==> inputs of run Y <==
## cordic_dds
module cordic_dds # (
   parameter DW = 16,                
   parameter PIPE_DEPTH = 14,        
   parameter limP = 16'h4dba         
)
( 
   sin_o, cos_o, err_o,
   clk, phase_i
);
clock: 2.22 ns
lec_check: 0
abc_area: 1
cap_margin: 20
core_margin: 2
core_utilization: 72
cts_cluster_diameter: 232
cts_cluster_size: 14
gpl_routability_driven: 1
gpl_timing_driven: 1
place_density_lb_addon: 0.26
setup_slack_margin: 0.66
slew_margin: 20
tns_end_percent: 65
run.sh (not shown) runs the stock make flow with config.mk's settings and CLKGATE_MAP_FILE=.
==> inputs of run K, as changes to run Y <==
- ABC_AREA: 1 -> 0
- CELL_PAD_IN_SITES_GLOBAL_PLACEMENT: not set -> 3
- CORE_ASPECT_RATIO: not set -> 1.11
- CORE_MARGIN: 2 -> 8
- CORE_UTILIZATION: 72 -> 39
- CTS_CLUSTER_DIAMETER: 232 -> 131
- CTS_CLUSTER_SIZE: 14 -> not set
- GPL_ROUTABILITY_DRIVEN: 1 -> not set
- GPL_TIMING_DRIVEN: 1 -> 0
- MAX_ROUTING_LAYER: not set -> met4
- PLACE_DENSITY_LB_ADDON: 0.26 -> not set
- SETUP_SLACK_MARGIN: 0.66 -> 0.58
- TNS_END_PERCENT: 65 -> 75
==> flow/constraint.sdc (replaced) <==
create_clock -name core_clock -period 5.0 [get_ports {clk}]
set_input_delay 1.0000 -clock core_clock [delete_from_list [all_inputs] [get_ports {clk}]]
set_output_delay 1.0000 -clock core_clock [all_outputs]
set_load 0.01 [all_outputs]
==> comparison <==
- Of run K and run Y, run K has the higher die size (gap about 70%, measured against run Y).
- Run K finished clean. Run Y died in global routing (5_1_grt) with DPL-0038.
- In run Y the synthesized cell count is larger than in run K, by about 54%.
- Against run K, the area after synthesis of run Y is larger by 17%.

---

==> trial 77: inputs <==
Starting RTL as in the previous note.
export LEC_CHECK = 0
export CAP_MARGIN = 20
export CORE_MARGIN = 2
export CORE_UTILIZATION = 70
export CTS_CLUSTER_DIAMETER = 232
export CTS_CLUSTER_SIZE = 12
export GPL_ROUTABILITY_DRIVEN = 0
export GPL_TIMING_DRIVEN = 1
export PLACE_DENSITY_LB_ADDON = 0.26
export SETUP_SLACK_MARGIN = 0.45
export SLEW_MARGIN = 20
export TNS_END_PERCENT = 65
create_clock -name core_clock -period 4.05 [get_ports {clk}]
==> inputs of build 81, as changes to trial 77 <==
- ABC_AREA: unset -> 1
- CELL_PAD_IN_SITES_GLOBAL_PLACEMENT: unset -> 1
- CORE_UTILIZATION: 70 -> 40
- CTS_CLUSTER_DIAMETER: 232 -> unset
- CTS_CLUSTER_SIZE: 12 -> unset
- GPL_ROUTABILITY_DRIVEN: 0 -> unset
- GPL_TIMING_DRIVEN: 1 -> unset
- PLACE_DENSITY_LB_ADDON: 0.26 -> unset
- SETUP_SLACK_MARGIN: 0.45 -> unset
- TNS_END_PERCENT: 65 -> unset
==> flow/constraint.sdc (replaced) <==
create_clock -name core_clock -period 5.0 [get_ports {clk}]
set_input_delay 1.0000 -clock core_clock [delete_from_list [all_inputs] [get_ports {clk}]]
set_output_delay 1.0000 -clock core_clock [all_outputs]
set_load 0.01 [all_outputs]
==> inputs of trial 14, as changes to trial 77 <==
- ABC_AREA: unset -> 1
- CORE_UTILIZATION: 70 -> 72
- CTS_CLUSTER_DIAMETER: 232 -> unset
- CTS_CLUSTER_SIZE: 12 -> 37
- GPL_ROUTABILITY_DRIVEN: 0 -> unset
- GPL_TIMING_DRIVEN: 1 -> unset
- PLACE_DENSITY_LB_ADDON: 0.26 -> 0.04
- SETUP_SLACK_MARGIN: 0.45 -> 0.65
- TNS_END_PERCENT: 65 -> unset
==> flow/constraint.sdc (replaced) <==
create_clock -name core_clock -period 2.23 [get_ports {clk}]
set_input_delay 0.4460 -clock core_clock [delete_from_list [all_inputs] [get_ports {clk}]]
set_output_delay 0.4460 -clock core_clock [all_outputs]
set_load 0.01 [all_outputs]
==> inputs of trial 90, as changes to trial 77 <==
- CAP_MARGIN: 20 -> 35
- CELL_PAD_IN_SITES_GLOBAL_PLACEMENT: unset -> 1
- CORE_ASPECT_RATIO: unset -> 1.11
- CORE_MARGIN: 2 -> 5
- CORE_UTILIZATION: 70 -> 40
- CTS_CLUSTER_DIAMETER: 232 -> unset
- CTS_CLUSTER_SIZE: 12 -> unset
- GPL_TIMING_DRIVEN: 1 -> unset
- HOLD_SLACK_MARGIN: unset -> 0.22
- MAX_ROUTING_LAYER: unset -> met4
- MIN_ROUTING_LAYER: unset -> met2
- PLACE_DENSITY_LB_ADDON: 0.26 -> 0.21
- SETUP_SLACK_MARGIN: 0.45 -> 0.53
- SLEW_MARGIN: 20 -> 30
- TNS_END_PERCENT: 65 -> unset
==> flow/constraint.sdc (replaced) <==
create_clock -name core_clock -period 3.65 [get_ports {clk}]
set_input_delay 0.7300 -clock core_clock [delete_from_list [all_inputs] [get_ports {clk}]]
set_output_delay 0.7300 -clock core_clock [all_outputs]
set_load 0.01 [all_outputs]
==> impl_metrics.env <==
# yosys + openroad results
export IMPL_status="finished clean"
export IMPL_postSynthAreaPerCell_um2=8.96
export IMPL_post_cts_buffers=0
export IMPL_syn_area_mm2=0.0437
export IMPL_synth_xor_xnor_area_share=0.132
export IMPL_die_width_um=254
the above is filed under trial 77

==> impl_metrics.env <==
# yosys + openroad results
export IMPL_die_width_um=362
export IMPL_synth_xor_xnor_area_share=0.0810
export IMPL_status="finished clean"
export IMPL_syn_area_mm2=0.0512
the above is filed under build 81

==> impl_metrics.env <==
# yosys + openroad results
export IMPL_drc=2
export IMPL_postSynthAreaPerCell_um2=8.96
export IMPL_die_width_um=324
export IMPL_status="failed layout checks"
export IMPL_violations="design-rule violations"
the above is filed under trial 90

==> impl_metrics.env <==
# source this file to load flow results
export IMPL_tool_error="[ERROR DPL-0038] Utilization greater than 100%, impossible to legalize"
export IMPL_syn_area_mm2=0.0512
export IMPL_yosysMostFrequentCell="nand2_1"
export IMPL_postSynthAreaPerCell_um2=6.84
export IMPL_status="stopped before the end"
export IMPL_post_cts_buffers=127
export IMPL_synth_xor_xnor_area_share=0.0810
export IMPL_die_width_um=271
export IMPL_stop_stage="global routing"
the above is filed under trial 14


---

==> trial 51: inputs <==
==> flow/design.v <==
module cordic_dds # (
   parameter DW = 16,                
   parameter PIPE_DEPTH = 14,        
   parameter limP = 16'h4dba         
)
( 
   sin_o, cos_o, err_o,
   clk, phase_i
);
   input             clk;
   input [DW-1:0]    phase_i;        
   output [DW:0]     sin_o, cos_o;   
   output [DW:0]     err_o;          
   reg [DW:0] cos_r, sin_o_r;
   reg [DW:0] x[PIPE_DEPTH:0];
   reg [DW:0] y[PIPE_DEPTH:0];
   reg [DW:0] z[PIPE_DEPTH:0];
   reg [1:0] quadrant [PIPE_DEPTH:0];
   wire [DW:0] atan_rom[PIPE_DEPTH:0];
   assign atan_rom[0] = 8189;
   assign atan_rom[1] = 4834;
   assign atan_rom[2] = 2554;
   assign atan_rom[3] = 1296;
   assign atan_rom[4] = 650;
   assign atan_rom[5] = 325;
   assign atan_rom[6] = 162;
   assign atan_rom[7] = 81;
   assign atan_rom[8] = 40;
   assign atan_rom[9] = 20;
   assign atan_rom[10] = 10;
   assign atan_rom[11] = 5;
   assign atan_rom[12] = 2;
   assign atan_rom[13] = 1;
   assign atan_rom[14] = 0;
   always @ (posedge clk) begin  
      x[0] <= {1'b0, limP};
      y[0] <= 0;
      z[0] <= {3'b0, phase_i[DW-1-2:0]};  
   end
   always @ (posedge clk) begin  
      x[1] <= x[0] - y[0];
      y[1] <= x[0] + y[0];
      z[1] <= z[0] - atan_rom[0];  
   end
   generate
      genvar k;
      for(k=1; k<PIPE_DEPTH; k=k+1) begin
         always @ (posedge clk) begin
            if (z[k][DW]) begin  
               x[k+1] <= x[k] + {{k{y[k][DW]}},y[k][DW:k]};  
               y[k+1] <= y[k] - {{k{x[k][DW]}},x[k][DW:k]};  
               z[k+1] <= z[k] + atan_rom[k];
            end else begin
               x[k+1] <= x[k] - {{k{y[k][DW]}},y[k][DW:k]};
               y[k+1] <= y[k] + {{k{x[k][DW]}},x[k][DW:k]};
               z[k+1] <= z[k] - atan_rom[k];
            end
         end
      end
   endgenerate
   always @ (posedge clk) begin
      quadrant[0] <= phase_i[DW-1:DW-2];
   end
   generate
      genvar j;
      for(j=0; j<PIPE_DEPTH; j=j+1) begin
         always @ (posedge clk) begin
            quadrant[j+1] <= quadrant[j];
         end
      end
   endgenerate
   always @ (posedge clk)
      case(quadrant[PIPE_DEPTH])
         2'b00: begin
            cos_r <= x[PIPE_DEPTH];  
            sin_o_r <= y[PIPE_DEPTH];  
         end
         2'b01: begin
            cos_r <= ~(y[PIPE_DEPTH]) + 1'b1;  
            sin_o_r <= x[PIPE_DEPTH];  
         end
         2'b10: begin
            cos_r <= ~(x[PIPE_DEPTH]) + 1'b1;  
            sin_o_r <= ~(y[PIPE_DEPTH]) + 1'b1;  
         end
         2'b11: begin
            cos_r <= y[PIPE_DEPTH];  
            sin_o_r <= ~(x[PIPE_DEPTH]) + 1'b1;  
         end
      endcase
   assign cos_o = cos_r;
   assign sin_o = sin_o_r;
   assign err_o = z[PIPE_DEPTH];
endmodule
==> flow/run.sh <==
#!/bin/bash
# the make line also repeats each setting of config.mk as NAME=value (left out here)
make -C /OpenROAD-flow-scripts/flow DESIGN_CONFIG=/design/flow/config.mk WORK_HOME=/design/flow/orfs CLKGATE_MAP_FILE= finish
==> flow/config.mk <==
export PLATFORM = sky130hd
export DESIGN_NAME = cordic_dds
export DESIGN_NICKNAME = cordic_dds
export VERILOG_FILES = /design/flow/design.v
export SDC_FILE = /design/flow/constraint.sdc
export NUM_CORES = 4
export LEC_CHECK = 0
export ABC_AREA = 1
export CAP_MARGIN = 0
export CELL_PAD_IN_SITES_DETAIL_PLACEMENT = 2
export CORE_MARGIN = 9
export CORE_UTILIZATION = 31
export CTS_CLUSTER_DIAMETER = 232
export CTS_CLUSTER_SIZE = 23
export GPL_ROUTABILITY_DRIVEN = 0
export GPL_TIMING_DRIVEN = 0
export HOLD_SLACK_MARGIN = 0.08
export MIN_ROUTING_LAYER = met1
export PLACE_DENSITY_LB_ADDON = 0.27
export SETUP_SLACK_MARGIN = 0.04
export SLEW_MARGIN = 40
export TNS_END_PERCENT = 10
==> flow/constraint.sdc <==
create_clock -name core_clock -period 7.0 [get_ports {clk}]
set_input_delay 1.4000 -clock core_clock [delete_from_list [all_inputs] [get_ports {clk}]]
set_output_delay 1.4000 -clock core_clock [all_outputs]
set_load 0.01 [all_outputs]
==> build 55: changes against trial 51 <==
==> flow/config.mk (replaced) <==
export PLATFORM = sky130hd
export DESIGN_NAME = cordic_dds
export DESIGN_NICKNAME = cordic_dds
export VERILOG_FILES = /design/flow/design.v
export SDC_FILE = /design/flow/constraint.sdc
export NUM_CORES = 4
export LEC_CHECK = 0
export ABC_AREA = 1
export CAP_MARGIN = 10
export CORE_MARGIN = 2
export CORE_UTILIZATION = 71
export CTS_CLUSTER_DIAMETER = 256
export PLACE_DENSITY_LB_ADDON = 0.2
export SETUP_SLACK_MARGIN = 0.75
export SLEW_MARGIN = 20
==> flow/constraint.sdc (replaced) <==
create_clock -name core_clock -period 2.69 [get_ports {clk}]
set_input_delay 0.5380 -clock core_clock [delete_from_list [all_inputs] [get_ports {clk}]]
set_output_delay 0.5380 -clock core_clock [all_outputs]
set_load 0.01 [all_outputs]
==> build 18: changes against trial 51 <==
==> flow/config.mk (replaced) <==
export PLATFORM = sky130hd
export DESIGN_NAME = cordic_dds
export DESIGN_NICKNAME = cordic_dds
export VERILOG_FILES = /design/flow/design.v
export SDC_FILE = /design/flow/constraint.sdc
export NUM_CORES = 4
export LEC_CHECK = 0
export ABC_AREA = 1
export CAP_MARGIN = 20
export CELL_PAD_IN_SITES_GLOBAL_PLACEMENT = 1
export CORE_MARGIN = 5
export CORE_UTILIZATION = 35
export CTS_CLUSTER_SIZE = 53
export MAX_ROUTING_LAYER = met5
export MIN_ROUTING_LAYER = met2
export PLACE_DENSITY_LB_ADDON = 0.12
export SETUP_SLACK_MARGIN = -0.02
export SLEW_MARGIN = 40
==> flow/constraint.sdc (replaced) <==
create_clock -name core_clock -period 3.28 [get_ports {clk}]
set_input_delay 0.6560 -clock core_clock [delete_from_list [all_inputs] [get_ports {clk}]]
set_output_delay 0.6560 -clock core_clock [all_outputs]
set_load 0.01 [all_outputs]
==> summary of the runs <==
- In build 18 the fmax is larger than in trial 51, by about 22%.
- In flip-flop count, trial 51 and build 18 do not differ.
- The first-iteration DRC count of build 18 is 3.9 times that of trial 51.
- Build 55 died in 5_1_grt. Build 18 produced a clean layout. Trial 51 completed with no timing, DRC or antenna violations.
- Synthesized area is the same in build 18 and trial 51.
